run A:
## alu
module alu #(parameter DATA_WIDTH = 32, OP = 3)
(
    input wire start,
    input wire clk,
    input wire reset_n,
    input wire [DATA_WIDTH - 1 : 0] A,
    input wire [DATA_WIDTH - 1 : 0] B,
    input wire [OP - 1 : 0] op,
    output reg [DATA_WIDTH - 1 : 0] result,
    output reg done
);
For scale: roughly 2600 cells after synthesis, ~66 flip-flops, about 22000 um^2 of cells after synthesis.
export LEC_CHECK = 0
export CAP_MARGIN = 20
export CORE_MARGIN = 2
export CORE_UTILIZATION = 57
export SLEW_MARGIN = 20
create_clock -name core_clock -period 7.78 [get_ports {clk}]
run.sh (not shown) runs the stock make flow with config.mk's settings and CLKGATE_MAP_FILE=.
Although run A finished all stages, its layout failed final checks on negative setup slack.
Changes in run B relative to run A:
- CORE_UTILIZATION now 64, was 57
- the clock period (ns, I/O delays scaled along) now 9.23, was 7.78
- Summary — core utilization, run B relative to run A: lower, by 2.8 points.
- Run B: no failed stages, no open violations at the end
- Compared with run A, run B shows a lower post-layout instance count excluding filler cells.
- Taking run A over run B, the number of design-rule violations left by the first detailed-router iteration ratio works out to 1.06.
- Of run B and run A, the higher wire length on met3 belongs to run A.
Setup changes, run B to run C
- SETUP_SLACK_MARGIN now 0.42, previously not set
- CORE_UTILIZATION now 72, was 64
- PLACE_DENSITY now 0.65, previously not set
- the clock period (ns, I/O delays scaled along) now 6.65, was 9.23
==> results <==
Of run C and run B, just one finished clean: run B. Run status, run C: aborted in global routing, error GRT-0116. Going from run B to run C, the number of gates given a new drive strength after cts was found to have gone up by 613. Compared with run B, in run C final estimated routing congestion in global placement went up about 4%, synthesized cell count shows no meaningful change, half-perimeter wire length of the detailed placement result now sits higher. | die area | run C vs run B | about 11% lower |. Of run C and run B, the run reporting the higher instance area at placement was run C. Relative to run B, run C degrades worst-case setup slack after placement.
Edits applied to the flow inputs when going from run C to run D:
- TNS_END_PERCENT now 5, previously not set
- PLACE_DENSITY no longer set, was 0.65
- SETUP_SLACK_MARGIN no longer set, was 0.42
- CORE_UTILIZATION now 58, was 72
- the clock period (ns, I/O delays scaled along) now 7.72, was 6.65
Notes after the runs:
The remaining runs in run C and run D completed every stage, whereas run C halted early.
Status run D: flow complete, layout not clean - negative setup slack
Delta (run D minus run C): final weighted congestion in routability-driven placement fell by about 5.5%, count of input and output buffers stayed essentially flat, chip area in the Yosys report stayed essentially flat, synthesized instance count stayed essentially flat, number of storage elements in the synthesis netlist stayed essentially flat.
On total half-perimeter wirelength after legalization and detailed placement, the lower figure sits with run D, not run C.
Delta (run D minus run C): cell area reported after detailed placement decreased 0.76%, area of the chip increased about 24%, average cell area after synthesis essentially unchanged, cell total after placement increased 110, area fraction in compound gates essentially unchanged.

* * *

Starting RTL as in the previous note.
Settings: LEC_CHECK=0, CAP_MARGIN=20, CORE_MARGIN=2, CORE_UTILIZATION=70, CTS_CLUSTER_SIZE=37, HOLD_SLACK_MARGIN=0.29, SETUP_SLACK_MARGIN=2.0, SLEW_MARGIN=20; clock period 7.61 ns.
The first run did not get past global routing, error GRT-0116.
Edit:
- CORE_UTILIZATION: 70 -> 45
- CTS_CLUSTER_SIZE: 37 -> unset
- HOLD_SLACK_MARGIN: 0.29 -> unset
- SETUP_SLACK_MARGIN: 2.0 -> unset
- clock period: 7.61 -> 9.23 ns (I/O delays scaled with it)
Outcome:
- The changed run finished with timing, DRC and antenna clean
- synthesized cell count does not change
- die area rises by 54%
- synthesized area stays the same
Edit:
- CORE_UTILIZATION: 45 -> 66
- clock period: 9.23 -> 7.78 ns (I/O delays scaled with it)
After rerunning:
- The changed run ended with an error in global routing
- area after synthesis is unchanged
- die area goes down by 31%
- synthesized cell count stays the same
Edit:
- CORE_UTILIZATION: 66 -> 64
- CTS_CLUSTER_SIZE: unset -> 35
- TNS_END_PERCENT: unset -> 5
What happened:
- The changed run finished but fails on setup timing
- die size is higher by 3.1%
- synthesized cell count is unchanged
- area after synthesis does not change
Edit:
- CORE_UTILIZATION: 64 -> 72
- CTS_CLUSTER_SIZE: 35 -> 99
- TNS_END_PERCENT: 5 -> unset
- clock period: 7.78 -> 11.2 ns (I/O delays scaled with it)
Outcome: Now the flow passed the timing, design-rule and antenna checks; wire length shrinks by 7.7%; cell area falls by 14%; non-clock buffer count goes down by 328; clock-buffer cell count stays the same; die size goes down by 11%; via count went down by 6.1%; global-route usage rose by 4.6 points.

* * *

The RTL this note starts from:
==> flow/design.v <==
module alu #(parameter DATA_WIDTH = 32, OP = 3)
(
    input wire start,
    input wire clk,
    input wire reset_n,
    input wire [DATA_WIDTH - 1 : 0] A,
    input wire [DATA_WIDTH - 1 : 0] B,
    input wire [OP - 1 : 0] op,
    output reg [DATA_WIDTH - 1 : 0] result,
    output reg done
);
  localparam AND = 3'b000;   
  localparam OR  = 3'b001;   
  localparam ADD = 3'b010;   
  localparam NOP = 3'b011;   
  localparam SUB = 3'b100;   
  localparam MUL = 3'b101;   
  localparam SLT = 3'b110;   
  reg done_reg;
  reg [DATA_WIDTH - 1 : 0] result_reg;
  always @(posedge clk or negedge reset_n) begin
    if (!reset_n) begin
      result_reg <= 32'h00000000;
    end
    else begin
      if(start) begin
        case (op)
          AND: result_reg <=  A & B;
          OR : result_reg <=  A | B;
          ADD: result_reg <=  A + B;
          SUB: result_reg <=  A - B;
          MUL: result_reg <=  A * B;
          SLT: result_reg <= (A < B) ? 32'b1 : 32'b0;
          default: result_reg <= 32'h00000000;
        endcase
      end
    end
  end
  always @(posedge clk or negedge reset_n) begin
    if(!reset_n) begin
      done_reg <= 1'b0;
    end
    else begin
      if(start && (op != NOP)) begin
        done_reg <= 1'b1;
      end
      else begin
        done_reg <= 1'b0;
      end
    end
  end
  always @(posedge clk or negedge reset_n) begin
    if (!reset_n) begin
      done <= 1'b0;
    end
    else begin
      done <= done_reg;
    end
  end
  always @(posedge clk or negedge reset_n) begin
    if (!reset_n) begin
      result <= 32'h00000000;
    end
    else begin
      result <= result_reg;
    end
  end
endmodule
clock: 7.61 ns
lec_check: 0
cap_margin: 20
core_margin: 2
core_utilization: 70
cts_cluster_size: 37
hold_slack_margin: 0.29
setup_slack_margin: -0.65
slew_margin: 20
The baseline completed and failed the layout checks on negative setup slack.
Edit:
Settings changed: CORE_UTILIZATION 70 to 45, CTS_CLUSTER_SIZE 37 to unset, HOLD_SLACK_MARGIN 0.29 to unset, SETUP_SLACK_MARGIN -0.65 to unset.
Clock period 7.61 ns to 9.5 ns, I/O delays scaled along.
Effect:
- With this change the flow passed the timing, design-rule and antenna checks
- routed wire length came out lower by a few percent
- worst hold slack gets worse by 16 ps
- final area decreases by a few percent
- clock skew increases by 6.7 ps
- utilization drops by 35 points
Edit:
Settings changed: CELL_PAD_IN_SITES_DETAIL_PLACEMENT set to 2, CORE_UTILIZATION 45 to 40, GPL_ROUTABILITY_DRIVEN set to 0, SETUP_SLACK_MARGIN set to -0.04.
Now the flow did not get past global routing (GRT-0116).
Synthesized cell count is unchanged.
Area after synthesis stays the same.
Die area went up by 12%.

* * *

// alu: RTL as listed in full above, without the edits since
Settings: LEC_CHECK=0, ABC_AREA=1, CAP_MARGIN=20, CORE_MARGIN=2, CORE_UTILIZATION=46, CTS_CLUSTER_DIAMETER=378, CTS_CLUSTER_SIZE=99, MAX_ROUTING_LAYER=met4, SLEW_MARGIN=20, TNS_END_PERCENT=40; clock period 9.5 ns.
Edit:
- CORE_UTILIZATION: 46 -> 70
- CTS_CLUSTER_SIZE: 99 -> 100
- TNS_END_PERCENT: 40 -> 10
After rerunning: Flip-flop count is unchanged; non-clock buffer count falls by 9; clock-buffer cell count rises by 2.

* * *

Setup of try-onyx:
// alu: RTL as listed in full above, without the edits since
Settings: LEC_CHECK=0, CAP_MARGIN=20, CORE_MARGIN=2, CORE_UTILIZATION=63, CTS_CLUSTER_SIZE=79, HOLD_SLACK_MARGIN=0.3, SLEW_MARGIN=20; clock period 7.78 ns.
try-onyx is listed as incomplete: the tool reported an error in global routing and the run ended there.
> inputs changed (try-onyx -> try-fjord)
Settings: setting MAX_ROUTING_LAYER to met4 for the first time; changing HOLD_SLACK_MARGIN from 0.3 to -0.09; removing CTS_CLUSTER_SIZE (formerly 79); changing CORE_UTILIZATION from 63 to 65.
--- outcome ---
try-fjord: aborted in global routing (tool error)
Compared with try-onyx, try-fjord shows area of the die lower by 3.0%.
try-onyx → try-fjord: core utilization at floorplan grew by 1.9 points; synthesized area held steady; area share of and-or/or-and cells after synthesis held steady; floorplan die width shrank by 1.5%; routability congestion estimate from global placement held steady.
### try-fjord -> try-garnet
Settings: CORE_UTILIZATION changed from 65 to 63; SETUP_SLACK_MARGIN newly set to 1.48; MAX_ROUTING_LAYER removed (was met4); HOLD_SLACK_MARGIN removed (was -0.09); the clock period (ns, I/O delays scaled along) changed from 7.78 to 6.65.
- Flow for try-garnet halted at global routing, error code GRT-0232.
- Of try-fjord and try-garnet, try-fjord shows the lower number of setup buffers added after CTS, with try-garnet above it.
- Yosys stat cell total delta (try-garnet -> try-fjord): insignificant
- Diff try-fjord -> try-garnet: number of buffers created by CTS now sits at about the same level, instance area at placement shows an increase of 2.2%, core box area went up about 3%.
The inputs of try-lagoon differ from those of try-garnet as listed below.
Settings: CORE_UTILIZATION changed from 63 to 72; SETUP_SLACK_MARGIN changed from 1.48 to 1.98; PLACE_DENSITY newly set to 0.35.
[summary]
Between try-garnet and try-lagoon, the placement-stage cell area figures differ only marginally. Routability-driven placement congestion ratio of try-lagoon exceeds that of try-garnet slightly. For try-lagoon, the flow was terminated by a tool error in clock tree synthesis and produced no final design. For the worst-case setup slack after placement, try-lagoon came in 0.079 ns lower than try-garnet did. Row count (try-lagoon vs. try-garnet) decreases by a little under 10%.

* * *

Setup of amber:
Starts from the design.v that is shown in full above.
==> flow/config.mk <==
export PLATFORM = sky130hd
export DESIGN_NAME = alu
export DESIGN_NICKNAME = alu
export VERILOG_FILES = /design/flow/design.v
export SDC_FILE = /design/flow/constraint.sdc
export NUM_CORES = 4
export LEC_CHECK = 0
export ABC_AREA = 0
export CAP_MARGIN = 20
export CORE_ASPECT_RATIO = 0.5
export CORE_MARGIN = 2
export CORE_UTILIZATION = 60
export CTS_CLUSTER_DIAMETER = 312
export CTS_CLUSTER_SIZE = 100
export HOLD_SLACK_MARGIN = 0.29
export PLACE_DENSITY_LB_ADDON = 0.07
export SLEW_MARGIN = 10
export TNS_END_PERCENT = 30
==> flow/constraint.sdc <==
create_clock -name core_clock -period 12.4 [get_ports {clk}]
set_input_delay 2.4800 -clock core_clock [delete_from_list [all_inputs] [get_ports {clk}]]
set_output_delay 2.4800 -clock core_clock [all_outputs]
set_load 0.01 [all_outputs]
Per the final summary, amber finished and its layout is clean on timing, DRC and antenna.
Modified inputs, juniper compared to amber
- CTS_CLUSTER_DIAMETER: 312 -> unset
- HOLD_SLACK_MARGIN: 0.29 -> unset
- SETUP_SLACK_MARGIN: unset -> -0.48
- TNS_END_PERCENT: 30 -> unset
- CTS_CLUSTER_SIZE: 100 -> 29
- CORE_ASPECT_RATIO: 0.5 -> 0.96
- CORE_UTILIZATION: 60 -> 52
- the clock period (ns, I/O delays scaled along): 12.4 -> 7.68
[summary]
- Lower final core area utilization goes to juniper over amber.
- Final setup violation count is lower on amber
- [juniper] flow finished | final checks: failed | reasons: negative setup slack
- On routed wire length: juniper sits above amber.
- Floorplan row count, juniper vs amber: up by more than a quarter
Here is what was changed in the inputs of harbor compared with juniper.
- GPL_ROUTABILITY_DRIVEN: unset -> 0
- CORE_UTILIZATION: 52 -> 60
- MAX_ROUTING_LAYER: unset -> met4
- TNS_END_PERCENT: unset -> 30
- SETUP_SLACK_MARGIN: -0.48 -> unset
- the clock period (ns, I/O delays scaled along): 7.68 -> 12.4
Notes after the runs:
- Ran to the end and failed final checks on negative setup slack: juniper.
- harbor completed; timing, DRC and antenna clean
- Relative to juniper, worst path required time has increased by 4.72 ns in harbor.
- Area of the core region (juniper / harbor): 1.15
- Delta(share of the final layout cell area in multi-input gates, harbor - juniper) > 0
- Number of nets in the layout for harbor is lower than for juniper.
- In harbor, first-pass GRT wire length is lower than in juniper.
- | via count | harbor vs juniper | 4.3% lower |
- harbor ended up with a higher flop-to-flop setup slack than juniper did.
For ember, these inputs were changed with respect to harbor:
- clearing PLACE_DENSITY_LB_ADDON, which used to be 0.07
- swapping 30 for 5 in TNS_END_PERCENT
- swapping 60 for 68 in CORE_UTILIZATION
- clearing MAX_ROUTING_LAYER, which used to be met4
- clearing GPL_ROUTABILITY_DRIVEN, which used to be 0
- putting HOLD_SLACK_MARGIN at -0.1 where nothing was set
- swapping 12.4 for 8.39 in the clock period (ns, I/O delays scaled along)
harbor was carried through to the last stage, and its layout satisfied the timing, design-rule and antenna checks. Complete run, failing final checks: ember, reason negative setup slack. On wire length of the first global-routing pass: ember sits above harbor. Final area in ember is 13% higher than in harbor. Compared with harbor, number of vias after detailed routing in ember increased by more than 10%. The multi-input gate share of total cell area in ember sits 6.5 points below the value recorded for harbor. Of the two values seen for worst setup path startpoint, B[7] was produced by ember and A[11] by harbor. Compared with harbor, ember shows total wire length higher by 30%. Insertion delay at the late pin of the worst-skew pair is higher on ember. ember ended up with a higher fraction of the cycle the final worst path needs than harbor did. Looking at data arrival time at the worst-slack endpoint across harbor and ember, the one that comes out lower is ember.
Input changes introduced in tundra (baseline for comparison: ember):
- CTS_CLUSTER_SIZE now 98, was 29
- ABC_AREA no longer set, was 0
- SLEW_MARGIN now 20, was 10
- CORE_UTILIZATION now 55, was 68
- HOLD_SLACK_MARGIN no longer set, was -0.1
- TNS_END_PERCENT no longer set, was 5
- CORE_ASPECT_RATIO no longer set, was 0.96
- the clock period (ns, I/O delays scaled along) now 4.49, was 8.39
### Flow results
tundra vs ember: die size up by more than 10%. Sort tundra and ember by signed area change from the synthesized netlist to the final layout asc -> top: ember. tundra vs ember: detailed placement HPWL up in tundra. tundra: post-layout utilization of the core 5.2 points below ember. tundra vs ember: tally of filler cells in the layout up by more than a quarter. Max non-clock buffer count across tundra and ember: tundra. ember: all stages done; final checks FAILED (negative setup slack). Layout checks on tundra: not met. Flow itself completed; violations: negative setup slack. Overall routed net length in tundra vs ember: up 13%.

* * *

RTL: the design.v shown in full above, as it stands there.
clock: 9.5 ns
lec_check: 0
abc_area: 1
cap_margin: 20
cell_pad_in_sites_detail_placement: 2
core_margin: 2
core_utilization: 40
cts_cluster_size: 42
gpl_routability_driven: 0
hold_slack_margin: 0.02
setup_slack_margin: -0.04
slew_margin: 20
The starting point never finished: it broke off in 5_1_grt with GRT-0116.
Change:
CELL_PAD_IN_SITES_DETAIL_PLACEMENT = unset   (was 2)
CORE_MARGIN = 10   (was 2)
CTS_CLUSTER_DIAMETER = 378   (was unset)
CTS_CLUSTER_SIZE = 98   (was 42)
GPL_ROUTABILITY_DRIVEN = unset   (was 0)
HOLD_SLACK_MARGIN = unset   (was 0.02)
MAX_ROUTING_LAYER = met4   (was unset)
SETUP_SLACK_MARGIN = unset   (was -0.04)
TNS_END_PERCENT = 10   (was unset)
This time the run went through all stages and came out clean.
Synthesized cell count does not change.
Die area grows by 13%.
Area after synthesis stays the same.
